// mdc
module mdc (clk, rst_n, start, A, B, out, done);
input clk, rst_n, start;
input [7:0] A, B;
output reg [7:0] out;
output reg done;
reg [1:0] state;
reg [7:0] A_aux, B_aux;
localparam IDLE = 2'b00;
localparam SUBTRACT = 2'b01;
localparam FINISHED = 2'b10;
always @(posedge clk or negedge rst_n) begin
    if (!rst_n) begin
        state <= IDLE;
        out <= 0;
        done <= 0;
    end else begin
        done <= 0;
        case (state)
            IDLE: begin
                state <= IDLE;
                if (start) begin
                    state <= SUBTRACT;
                    A_aux <= A;
                    B_aux <= B;
                end
            end
            SUBTRACT: begin
                state <= SUBTRACT;
                if (A_aux > B_aux)
                    A_aux <= A_aux - B_aux;
                else if (B_aux > A_aux)
                    B_aux <= B_aux - A_aux;
                else
                    state <= FINISHED;
            end
  ...
For scale: roughly 28 flip-flops, roughly 28 I/O pins, about 1900 um2 of cells after synthesis.
Settings: LEC_CHECK=0, ABC_AREA=1, CAP_MARGIN=40, CORE_MARGIN=2, CORE_UTILIZATION=68, CTS_BUF_LIST=sky130_fd_sc_hd__clkbuf_16, CTS_CLUSTER_SIZE=89, GPL_TIMING_DRIVEN=1, HOLD_SLACK_MARGIN=0.29, SETUP_SLACK_MARGIN=-0.13, SLEW_MARGIN=20; clock period 1.89 ns.
run.sh (not shown) runs the stock make flow with config.mk's settings and CLKGATE_MAP_FILE=.
The baseline completed, yet does not pass: setup timing.
Edit:
ABC_AREA = unset   (was 1)
CTS_CLUSTER_SIZE = unset   (was 89)
GPL_TIMING_DRIVEN = unset   (was 1)
HOLD_SLACK_MARGIN = unset   (was 0.29)
SETUP_SLACK_MARGIN = unset   (was -0.13)
clock period = 2.21 ns   (was 1.89 ns; I/O delays follow)
Outcome: The changed run died in global routing (5_1_grt) on GRT-0232. Synthesized area came out higher by 4.8%. Die area went up by 4.5%. Synthesized cell count drops by 17%.
Edit:
ABC_AREA = 1   (was unset)
CAP_MARGIN = 20   (was 40)
clock period = 1.99 ns   (was 2.21 ns; I/O delays follow)
Outcome:
- The new run died in global routing (5_1_grt)
- area after synthesis falls by 4.6%
- die size falls by 4.3%
- synthesized cell count rises by about 20%
Edit:
CAP_MARGIN = 40   (was 20)
CORE_UTILIZATION = 66   (was 68)
CTS_CLUSTER_SIZE = 89   (was unset)
GPL_TIMING_DRIVEN = 1   (was unset)
HOLD_SLACK_MARGIN = 0.29   (was unset)
PLACE_DENSITY = 0.44   (was unset)
SETUP_SLACK_MARGIN = -0.13   (was unset)
Effect: With this change the flow finished but failed the layout checks on setup timing. Die size rose by 2.8%. Area after synthesis stays the same. Synthesized cell count stays the same.
Edit:
ABC_AREA = unset   (was 1)
CAP_MARGIN = 0   (was 40)
CTS_CLUSTER_SIZE = unset   (was 89)
GPL_TIMING_DRIVEN = unset   (was 1)
HOLD_SLACK_MARGIN = unset   (was 0.29)
PLACE_DENSITY = unset   (was 0.44)
SETUP_SLACK_MARGIN = unset   (was -0.13)
clock period = 2.15 ns   (was 1.99 ns; I/O delays follow)
Result:
- Now the flow died in global routing (5_1_grt)
- die size increases by about 4.5%
- synthesized area goes up by 4.8%
- synthesized cell count fell by 17%

---

run 1:
mdc again, from the RTL that the note above started with.
clock: 4.0 ns
lec_check: 0
cap_margin: 15
core_margin: 10
core_utilization: 43
cts_buf_list: sky130_fd_sc_hd__clkbuf_16
hold_slack_margin: 0.23
slew_margin: 15
Run 1 finished all stages; the layout is clean.
#### Input delta (run 2 over run 1)
- an added GPL_TIMING_DRIVEN of 0
- an added CTS_CLUSTER_DIAMETER of 304
- an added CORE_ASPECT_RATIO of 0.59
- an added GPL_ROUTABILITY_DRIVEN of 0
- an added PLACE_DENSITY_LB_ADDON of 0.14
- an added TNS_END_PERCENT of 40
- a change of CORE_MARGIN from 10 to 4
Findings:
- Comparing row count for run 1 and run 2, the smaller number came from run 2.
- Re worst hold slack: run 1 and run 2 aren't equal, and the lower value belongs to run 2.
- When the final numbers for run 1 and run 2 were put side by side, the share of the cycle needed by the critical path after routing turned out to be smaller in run 1.
- Delta(number of vias per cell after detailed routing, run 2 - run 1) < 0
- The sequential portion of the cell area of run 2 falls short of that of run 1 by 1.1 points.
- Changes observed in run 2 relative to run 1: clock latency on the worst-skew pair flat, worst setup slack after layout down 0.20 ns.
Setup changes, run 2 to run 3
- CORE_UTILIZATION changed from 43 to 66
- GPL_ROUTABILITY_DRIVEN removed (was 0)
- CAP_MARGIN changed from 15 to 0
- CORE_ASPECT_RATIO removed (was 0.59)
- HOLD_SLACK_MARGIN removed (was 0.23)
- PLACE_DENSITY_LB_ADDON removed (was 0.14)
- GPL_TIMING_DRIVEN removed (was 0)
- CTS_CLUSTER_DIAMETER removed (was 304)
- CORE_MARGIN changed from 4 to 2
- TNS_END_PERCENT removed (was 40)
- SLEW_MARGIN changed from 15 to 20
- the clock period (ns, I/O delays scaled along) changed from 4.0 to 2.2
[summary]
- Status: number of enable flip-flop cells parity (run 3, run 2)
- Run 3 against run 2: number of placement rows increased 1, initial standard-cell utilization of the core has increased, die size lower, number of cells in Yosys stat neither gained nor lost much, setup slack after placement down 0.90 ns.
- Placed cell area for run 3: 4.2% up relative to run 2
- Run 3: DPL-0033 in clock tree synthesis (4_1_cts) -> run aborted
- Re per-instance average area after synthesis: no difference whatsoever between run 2 and run 3.
- Diff run 2 -> run 3 | height of the die | down by a few percent
- Comparing run 3 against run 2, there is no change at all in synthesized cell count.
Relative to run 3, the following input files were edited for run 4:
- changing CORE_UTILIZATION from 66 to 40
- changing CAP_MARGIN from 0 to 20
- changing the clock period (ns, I/O delays scaled along) from 2.2 to 4.0
Results
Diff run 3 -> run 4: floorplan die area saw an increase, minimum setup slack after placement saw an increase, die extent in y saw an increase, number of rows created at floorplan saw an increase.
Run 4 finished all stages; the layout is clean.

---

mdc again, from the RTL that the note above started with.
Settings: LEC_CHECK=0, CAP_MARGIN=20, CORE_MARGIN=2, CORE_UTILIZATION=70, CTS_BUF_LIST=sky130_fd_sc_hd__clkbuf_16, CTS_CLUSTER_DIAMETER=364, CTS_CLUSTER_SIZE=34, MAX_ROUTING_LAYER=met4, PLACE_DENSITY_LB_ADDON=0.29, SETUP_SLACK_MARGIN=-0.12, SLEW_MARGIN=20, TNS_END_PERCENT=5; clock period 2.22 ns.
The baseline finished but fails on setup timing.
Then changed:
==> flow/config.mk (replaced) <==
export PLATFORM = sky130hd
export DESIGN_NAME = mdc
export DESIGN_NICKNAME = mdc
export VERILOG_FILES = /design/flow/design.v
export SDC_FILE = /design/flow/constraint.sdc
export NUM_CORES = 4
export LEC_CHECK = 0
export CAP_MARGIN = 20
export CORE_MARGIN = 2
export CORE_UTILIZATION = 40
export CTS_BUF_LIST = sky130_fd_sc_hd__clkbuf_16
export SLEW_MARGIN = 20
==> flow/constraint.sdc (replaced) <==
create_clock -name core_clock -period 2.85 [get_ports {clk}]
set_input_delay 0.5700 -clock core_clock [delete_from_list [all_inputs] [get_ports {clk}]]
set_output_delay 0.5700 -clock core_clock [all_outputs]
set_load 0.01 [all_outputs]
Result:
- The new run went through all stages and came out clean
- count of clock-buffer cells in the layout decreases by 1
- total power decreases by about 40%
- routed wire length decreases by 51%
Then changed:
--- a/flow/config.mk
+++ b/flow/config.mk
@@ -9,4 +9,5 @@
 export CORE_MARGIN = 2
-export CORE_UTILIZATION = 40
+export CORE_UTILIZATION = 43
 export CTS_BUF_LIST = sky130_fd_sc_hd__clkbuf_16
+export HOLD_SLACK_MARGIN = 0.23
 export SLEW_MARGIN = 20
==> flow/constraint.sdc (replaced) <==
create_clock -name core_clock -period 4.0 [get_ports {clk}]
set_input_delay 0.8000 -clock core_clock [delete_from_list [all_inputs] [get_ports {clk}]]
set_output_delay 0.8000 -clock core_clock [all_outputs]
set_load 0.01 [all_outputs]
What happened:
- The changed run finished with timing, DRC and antenna clean
- first-iteration DRC count went down by 53%
- area after synthesis does not change
- routed wire length is lower by 1.4%
- total power is lower by about 30%
- utilization rose by 3.0 points
- via count shrinks by about 1%
- count of clock-buffer cells in the layout stays the same
- sequential cell count is unchanged

---

Setup of alpha:
Starting RTL as in the previous note.
Settings: LEC_CHECK=0, CAP_MARGIN=20, CORE_MARGIN=2, CORE_UTILIZATION=40, CTS_BUF_LIST=sky130_fd_sc_hd__clkbuf_16, GPL_ROUTABILITY_DRIVEN=0, PLACE_DENSITY_LB_ADDON=0.0, SLEW_MARGIN=20; clock period 4.0 ns.
Per the final summary, alpha finished and its layout is clean on timing, DRC and antenna.
Modified inputs, beta compared to alpha
--- a/flow/config.mk
+++ b/flow/config.mk
@@ -8,0 +9 @@
+export CORE_ASPECT_RATIO = 0.5
@@ -10 +11 @@
-export CORE_UTILIZATION = 40
+export CORE_UTILIZATION = 69
@@ -12,2 +12,0 @@
-export GPL_ROUTABILITY_DRIVEN = 0
-export PLACE_DENSITY_LB_ADDON = 0.0
@@ -14,0 +14 @@
+export TNS_END_PERCENT = 15
Diff alpha and beta: final routed wirelength across all metal layers higher in beta. Taking alpha as the reference, in beta non-clock inverter total of the final layout about even; switching power total rose 13%; growth of design area from synthesis to finish fell 2.0 points. | ratio of final minimum period to clock period | beta vs alpha | 4.5 points higher |. Looking at areal power density over the cells, beta sits about 8% above alpha. Side by side, cell area turned out lower in beta than in alpha. Core utilization: beta higher than alpha. In the metrics for alpha and beta, the one carrying the lower share of total power in sequential cells is beta. Looking at register-to-register path setup slack across both flows, beta is the weaker of the two, with alpha ahead. Re clock network area share: alpha was lower than beta.
## Diff of input files: gamma against beta
--- a/flow/config.mk
+++ b/flow/config.mk
@@ -10,2 +10,2 @@
-export CORE_MARGIN = 2
-export CORE_UTILIZATION = 69
+export CORE_MARGIN = 8
+export CORE_UTILIZATION = 40
@@ -14 +13,0 @@
-export TNS_END_PERCENT = 15
Results
Having completed the whole flow, gamma delivered a layout that passed the timing, design-rule and antenna checks.
STATUS summed area of non-filler cells in the final layout: gamma loses against beta
Taking beta as the reference, in gamma global-route wire length before repair now smaller; die area now larger; area growth from synthesis to layout now larger; power density normalized to cell area now smaller.
[compare] base=beta new=gamma: combinational group share of total power has increased; worst-case setup margin in the final layout higher.
A_aux[0] as the critical path capture point was reported by beta, and A_aux[3] by gamma.
Relative to gamma, the following input files were edited for delta:
--- a/flow/config.mk
+++ b/flow/config.mk
@@ -9,2 +9 @@
-export CORE_ASPECT_RATIO = 0.5
-export CORE_MARGIN = 8
+export CORE_MARGIN = 2
@@ -12,0 +12,2 @@
+export CTS_CLUSTER_DIAMETER = 386
+export CTS_CLUSTER_SIZE = 100
@@ -13,0 +15 @@
+export TNS_END_PERCENT = 5
[summary]
delta ended up with a lower met3 track utilization from global routing than gamma did.
gamma leaves more setup margin than delta.
Compared with gamma, delta is the more power-hungry design.
The run showing the smaller final routed wirelength across all metal layers is delta.
The inputs of epsilon differ from those of delta as listed below.
--- a/flow/config.mk
+++ b/flow/config.mk
@@ -8,3 +8,3 @@
-export CAP_MARGIN = 20
-export CORE_MARGIN = 2
-export CORE_UTILIZATION = 40
+export CAP_MARGIN = 15
+export CORE_MARGIN = 10
+export CORE_UTILIZATION = 43
@@ -12,4 +12,5 @@
-export CTS_CLUSTER_DIAMETER = 386
-export CTS_CLUSTER_SIZE = 100
-export SLEW_MARGIN = 20
-export TNS_END_PERCENT = 5
+export GPL_ROUTABILITY_DRIVEN = 0
+export HOLD_SLACK_MARGIN = 0.23
+export PLACE_DENSITY_LB_ADDON = 0.1
+export SLEW_MARGIN = 15
+export TNS_END_PERCENT = 40
--- outcome ---
On minimum setup slack among reg-to-reg paths: epsilon sits above delta.
Compared with delta, epsilon shows detailed-routed wire length on met2 that has gone down by a few percent.
Final critical path time including I/O delays and setup in epsilon is 0.061 ns below delta.
First-pass GRT wire length for epsilon: 11% up relative to delta
Cmp epsilon vs delta: met2 track demand over resource lower in epsilon
Power figures rest on the tool's default switching activity, not on a simulated workload.
